==> v1: inputs <==
==> flow/design.v <==
module Decoder_2_to_4_Unit
(
    input   wire    [3 : 0] alu_fun,     
    output  reg     arith_En,
    output  reg     logic_En,
    output  reg     cmp_En,
    output  reg     shift_En
);
wire    [1:0]   alu_fun_MSBs = alu_fun[3:2];
always @ (*)
    begin
        case (alu_fun_MSBs)
        2'b00 : begin
                    arith_En = 1'b1;    
                    logic_En = 1'b0;
                    cmp_En = 1'b0;
                    shift_En = 1'b0;
                end 
        2'b01 : begin
                    arith_En = 1'b0;   
                    logic_En = 1'b1;    
                    cmp_En = 1'b0;
                    shift_En = 1'b0;
                end 
        2'b10 : begin
                    arith_En = 1'b0;   
                    logic_En = 1'b0;
                    cmp_En = 1'b1;      
                    shift_En = 1'b0;
                end 
        2'b11 : begin
                    arith_En = 1'b0;   
                    logic_En = 1'b0;
                    cmp_En = 1'b0;
                    shift_En = 1'b1;    
                end 
        endcase
    end
endmodule
module Arithmetic_Unit #(parameter Data_In_Width = 16)
(
    input   wire    signed  [Data_In_Width-1 : 0]    A_in ,      
    input   wire    signed  [Data_In_Width-1 : 0]    B_in ,      
    input   wire                          [3 : 0]    alu_fun,    
    input   wire                                     CLK_in,
    input   wire                                     RST_in,
    input   wire                                     arith_En,
    output  reg         [(2*Data_In_Width)-1 : 0]    arith_out,  
    output  reg                                      arith_flag,
    output  reg                                      over_flow
);
wire    [1:0]   alu_fun_LSBs = alu_fun[1:0];      
reg     [(2*Data_In_Width)-1 : 0]   arith_out_comb;
reg     arith_flag_comb;
reg     over_flow_comb;
always @ (posedge CLK_in or negedge RST_in)   
    begin
        if (!RST_in)
            begin
               arith_out  <= 'sb0; 
               arith_flag <= 1'b0;
               over_flow  <= 1'b0;
            end
        else
            begin
                arith_out  <= arith_out_comb;
                arith_flag <= arith_flag_comb;
                over_flow  <= over_flow_comb;
            end
    end
always @ (*)
    begin
        if (arith_En)
            begin
                arith_flag_comb = 1'b1;
                case (alu_fun_LSBs)
                    2'b00 : {over_flow_comb , arith_out_comb} = A_in + B_in ;
                    2'b10 : {over_flow_comb , arith_out_comb} = A_in * B_in ;
                    2'b01 : {over_flow_comb , arith_out_comb} = A_in - B_in ;
                    2'b11 : begin over_flow_comb = 1'b0; arith_out_comb = (B_in != 'sb0) ? A_in / B_in : 'sb0 ; end   
                endcase
            end
        else
            begin
                arith_flag_comb = 1'b0;
                arith_out_comb = 'sb0;
                over_flow_comb = 1'b0;
            end
    end
endmodule
module Logic_Unit #(parameter Data_In_Width = 16) 
(
    input   wire    [Data_In_Width-1 : 0]    A_in ,    
    input   wire    [Data_In_Width-1 : 0]    B_in ,    
    input   wire                  [3 : 0]    alu_fun,  
    input   wire                             CLK_in,
    input   wire                             RST_in,
    input   wire                             logic_En,
    output  reg    [Data_In_Width-1 : 0]     logic_out, 
    output  reg                              logic_flag
);
wire    [1:0]   alu_fun_LSBs = alu_fun[1:0];      
reg     [Data_In_Width-1 : 0]   logic_out_comb;
reg     logic_flag_comb;
always @ (posedge CLK_in or negedge RST_in)       
    begin
        if (!RST_in)
            begin
                logic_out  <= 'b0;
                logic_flag <= 1'b0;
            end
        else
            begin
                logic_out  <= logic_out_comb;
                logic_flag <= logic_flag_comb;
            end
    end
always @ (*)
    begin
        if (logic_En)
            begin
                logic_flag_comb = 1'b1;
                case (alu_fun_LSBs)
                2'b00 : logic_out_comb = A_in & B_in;    
                2'b01 : logic_out_comb = A_in | B_in;    
                2'b10 : logic_out_comb = ~(A_in & B_in);     
                2'b11 : logic_out_comb = ~(A_in | B_in);     
                endcase
            end
        else
            begin
                logic_flag_comb = 1'b0;
                logic_out_comb = 'b0;
            end
    end
endmodule
module CMP_Unit #(parameter Data_In_Width = 16)
(
    input   wire    signed  [Data_In_Width-1 : 0]    A_in ,      
    input   wire    signed  [Data_In_Width-1 : 0]    B_in ,      
    input   wire                          [3 : 0]    alu_fun,    
    input   wire                                     CLK_in,
    input   wire                                     RST_in,
    input   wire                                     cmp_En,
    output  reg             [1 : 0]                  cmp_out,
    output  reg                                      cmp_flag
);
wire    [1 : 0]   alu_fun_LSBs = alu_fun[1:0];      
reg     [1 : 0]   cmp_out_comb;
reg     cmp_flag_comb;
always @ (posedge CLK_in or negedge RST_in)
    begin
        if (!RST_in)
            begin
                cmp_out  <= 'sb0;
                cmp_flag <= 1'b0;
            end
        else
            begin
                cmp_out  <= cmp_out_comb;
                cmp_flag <= cmp_flag_comb;
            end
    end
always @ (*)
    begin
        if (cmp_En)
            begin
                case (alu_fun_LSBs)
                2'b00 : begin
                            cmp_flag_comb = 1'b0;
                            cmp_out_comb = 'sb0;
                        end
                2'b01 : begin
                            cmp_flag_comb = 1'b1;
                            cmp_out_comb = (A_in == B_in) ? 'sd1 : 'sd0;
                        end
                2'b10 : begin
                            cmp_flag_comb = 1'b1;
                            cmp_out_comb = (A_in > B_in) ?  'sd2 : 'sd0;
                        end
                2'b11 : begin   
                            cmp_flag_comb = 1'b1;
                            cmp_out_comb = (A_in < B_in) ?  'sd3 : 'sd0;
                        end
                endcase
            end
        else
            begin
                cmp_flag_comb = 1'b0;
                cmp_out_comb = 'sb0;
            end
    end
endmodule
module Shift_unit #(parameter Data_In_Width = 16)
(
    input   wire    signed  [Data_In_Width-1 : 0]    A_in ,      
    input   wire    signed  [Data_In_Width-1 : 0]    B_in ,      
    input   wire                          [3 : 0]    alu_fun,    
    input   wire                                     CLK_in,
    input   wire                                     RST_in,
    input   wire                                     shift_En,
    output  reg     signed  [Data_In_Width-1 : 0]    shift_out, 
    output  reg                                      shift_flag
);
wire    [1:0]   alu_fun_LSBs = alu_fun[1:0];      
reg     [Data_In_Width-1 : 0]   shift_out_comb;
reg     shift_flag_comb;
always @ (posedge CLK_in or negedge RST_in)
    begin
        if (!RST_in)
            begin
                shift_out  <= 'sb0;
                shift_flag <= 1'b0;
            end
        else
            begin
                shift_out  <= shift_out_comb;
                shift_flag <= shift_flag_comb;
            end
    end
always @ (*)
    begin
        if (shift_En)
            begin
                shift_flag_comb = 1'b1;
                case (alu_fun_LSBs)
                2'b00 : shift_out_comb = (A_in >> 1'b1);    
                2'b01 : shift_out_comb = (A_in << 1'b1);    
                2'b10 : shift_out_comb = (B_in >> 1'b1);    
                2'b11 : shift_out_comb = (B_in << 1'b1);    
                endcase
            end
        else
            begin
                shift_flag_comb = 1'b0;
                shift_out_comb = 'sb0;
            end
    end
endmodule
module ALU_Top #(parameter Data_In_Width = 16)
(
    input   wire            [Data_In_Width-1 : 0]    A ,      
    input   wire            [Data_In_Width-1 : 0]    B ,      
    input   wire                          [3 : 0]    ALU_FUN,   
    input   wire                                     CLK,
    input   wire                                     RST,
    output  wire      [(2*Data_In_Width)-1 : 0]      Arith_OUT,   
    output  wire                                     Arith_Flag,
    output  wire            [Data_In_Width-1 : 0]    Logic_OUT, 
    output  wire                                     Logic_Flag,
    output  wire                          [1 : 0]    CMP_OUT,
    output  wire                                     CMP_Flag,
    output  wire            [Data_In_Width-1 : 0]    Shift_OUT, 
    output  wire                                     Shift_Flag
);
wire    Arith_Enable;
wire    Logic_Enable;
wire    CMP_Enable;
wire    Shift_Enable;
wire    Over_Flow;
Decoder_2_to_4_Unit ins_Decoder_2_to_4_Unit (
    .alu_fun (ALU_FUN),
    .arith_En (Arith_Enable),
    .logic_En (Logic_Enable),
    .cmp_En (CMP_Enable),
    .shift_En (Shift_Enable)
);
Arithmetic_Unit ins_Arithmetic_Unit (
    .A_in (A),
    .B_in (B),
    .alu_fun (ALU_FUN),
    .CLK_in (CLK),
    .RST_in (RST),
    .arith_En (Arith_Enable),
    .arith_out (Arith_OUT),
    .arith_flag (Arith_Flag),
    .over_flow (Over_Flow)
);
Logic_Unit ins_Logic_unit (
    .A_in (A),
    .B_in (B),
    .alu_fun (ALU_FUN),
    .CLK_in (CLK),
    .RST_in (RST),
    .logic_En (Logic_Enable),
    .logic_out (Logic_OUT),
    .logic_flag (Logic_Flag)
);
CMP_Unit ins_CMP_Unit (
    .A_in (A),
    .B_in (B),
    .alu_fun  (ALU_FUN),
    .CLK_in (CLK),
    .RST_in (RST),
    .cmp_En (CMP_Enable),
    .cmp_out (CMP_OUT),
    .cmp_flag (CMP_Flag)
);
Shift_unit ins_Shift_Unit (
    .A_in (A),
    .B_in (B),
    .alu_fun  (ALU_FUN),
    .CLK_in (CLK),
    .RST_in (RST),
    .shift_En (Shift_Enable),
    .shift_out (Shift_OUT),
    .shift_flag (Shift_Flag)
);
endmodule
==> flow/run.sh <==
#!/bin/bash
# the make line also repeats each setting of config.mk as NAME=value (left out here)
make -C /OpenROAD-flow-scripts/flow DESIGN_CONFIG=/design/flow/config.mk WORK_HOME=/design/flow/orfs CLKGATE_MAP_FILE= finish
==> flow/config.mk <==
export PLATFORM = sky130hd
export DESIGN_NAME = ALU_Top
export DESIGN_NICKNAME = ALU_Top
export VERILOG_FILES = /design/flow/design.v
export SDC_FILE = /design/flow/constraint.sdc
export NUM_CORES = 4
export LEC_CHECK = 0
export CAP_MARGIN = 20
export CORE_MARGIN = 2
export CORE_UTILIZATION = 58
export CTS_CLUSTER_SIZE = 33
export SLEW_MARGIN = 20
export TNS_END_PERCENT = 5
==> flow/constraint.sdc <==
create_clock -name core_clock -period 75.4 [get_ports {CLK}]
set_input_delay 15.0800 -clock core_clock [delete_from_list [all_inputs] [get_ports {CLK}]]
set_output_delay 15.0800 -clock core_clock [all_outputs]
set_load 0.01 [all_outputs]
==> v7 (differences from v1) <==
CORE_UTILIZATION = 34   (was 58)
CTS_CLUSTER_SIZE = default   (was 33)
TNS_END_PERCENT = default   (was 5)
==> flow/constraint.sdc (replaced) <==
create_clock -name core_clock -period 123.0 [get_ports {CLK}]
set_input_delay 24.6000 -clock core_clock [delete_from_list [all_inputs] [get_ports {CLK}]]
set_output_delay 24.6000 -clock core_clock [all_outputs]
set_load 0.01 [all_outputs]
==> v6 (differences from v1) <==
CAP_MARGIN = 40   (was 20)
CELL_PAD_IN_SITES_GLOBAL_PLACEMENT = 0   (was default)
CTS_CLUSTER_SIZE = default   (was 33)
==> flow/constraint.sdc (replaced) <==
create_clock -name core_clock -period 73.3 [get_ports {CLK}]
set_input_delay 14.6600 -clock core_clock [delete_from_list [all_inputs] [get_ports {CLK}]]
set_output_delay 14.6600 -clock core_clock [all_outputs]
set_load 0.01 [all_outputs]
==> datasheet_impl.txt <==
Physical implementation characteristics

Parameter                              Value

Run status
  Result of the run .................. failed layout checks
  Layout violations .................... setup timing

STA
  Final setup TNS .................. -97.34 ns
  Minimum setup slack in the final design .................. -3.35 ns
  Final setup violation count .................. 32

Routing
  Routed length on met3 .................. a little under 30 mm
  Antenna cells .................. 7
  Met2 layer wire length in the routed design .................. between 90 and 100 mm

Clocking
  Post-CTS clock slew at the launch and capture registers of the worst setup and hold paths .................. around 0.080 ns

Final layout
  Final instance area .................. about 66,000 um^2
  Storage cell area .................. ~1800 um^2
  Final Net Count .................. around 9,100

Global route
  Fraction of met1 tracks used by global routing .................. 59.3%

Die
  Die span in y .................. ~280 um
the above is filed under v1

==> datasheet_impl.txt <==
Physical implementation characteristics

Parameter                              Value

Final layout
  Final Net Count .................. ~7,100
  Storage cell area .................. 1750 um^2

Routing
  Met2 layer wire length in the routed design .................. about 81 mm
  Antenna cells .................. 1

Setup path
  CP Data Arrival Time .................. 113.84 ns

STA
  Minimum setup slack in the final design .................. 9.40 ns
  Final setup violation count .................. 0
  Final setup TNS .................. 0 ns

Clocking
  Post-CTS clock slew at the launch and capture registers of the worst setup and hold paths .................. 0.08 ns

Placed design
  Worst slack after detailed placement .................. 11.60 ns

Die
  Die span in y .................. ~360 um

Global route
  Fraction of met1 tracks used by global routing .................. about 38%

Run
  OpenROAD warning count .................. ~60

Run status
  Result of the run .................. complete, no violations
the above is filed under v7

==> datasheet_impl.txt <==
Physical design parameters

Parameter                              Value

Synth
  Main area contributors .................. ha_1, fa_1, xnor2_1, nand2_1, nor2_1
  Yosys warning count .................. 5

Die
  Die span in y .................. 280 um

Global route
  Overflow left after global routing .................. approximately 190
  Fraction of met1 tracks used by global routing .................. 80.4%

Clocking
  Gates resized, CTS repair .................. 432
  Maximum clock insertion buffer count .................. 2

Placed design
  Final weighted congestion of routability-driven global placement .................. between 1 and 1.5

Run status
  Error that halted the flow .................. [ERROR GRT-0232] Routing congestion too high. Check the congestion heatmap in the GUI.
  Result of the run .................. stopped before the end
  Exit stage .................. global routing (5_1_grt)
the above is filed under v6

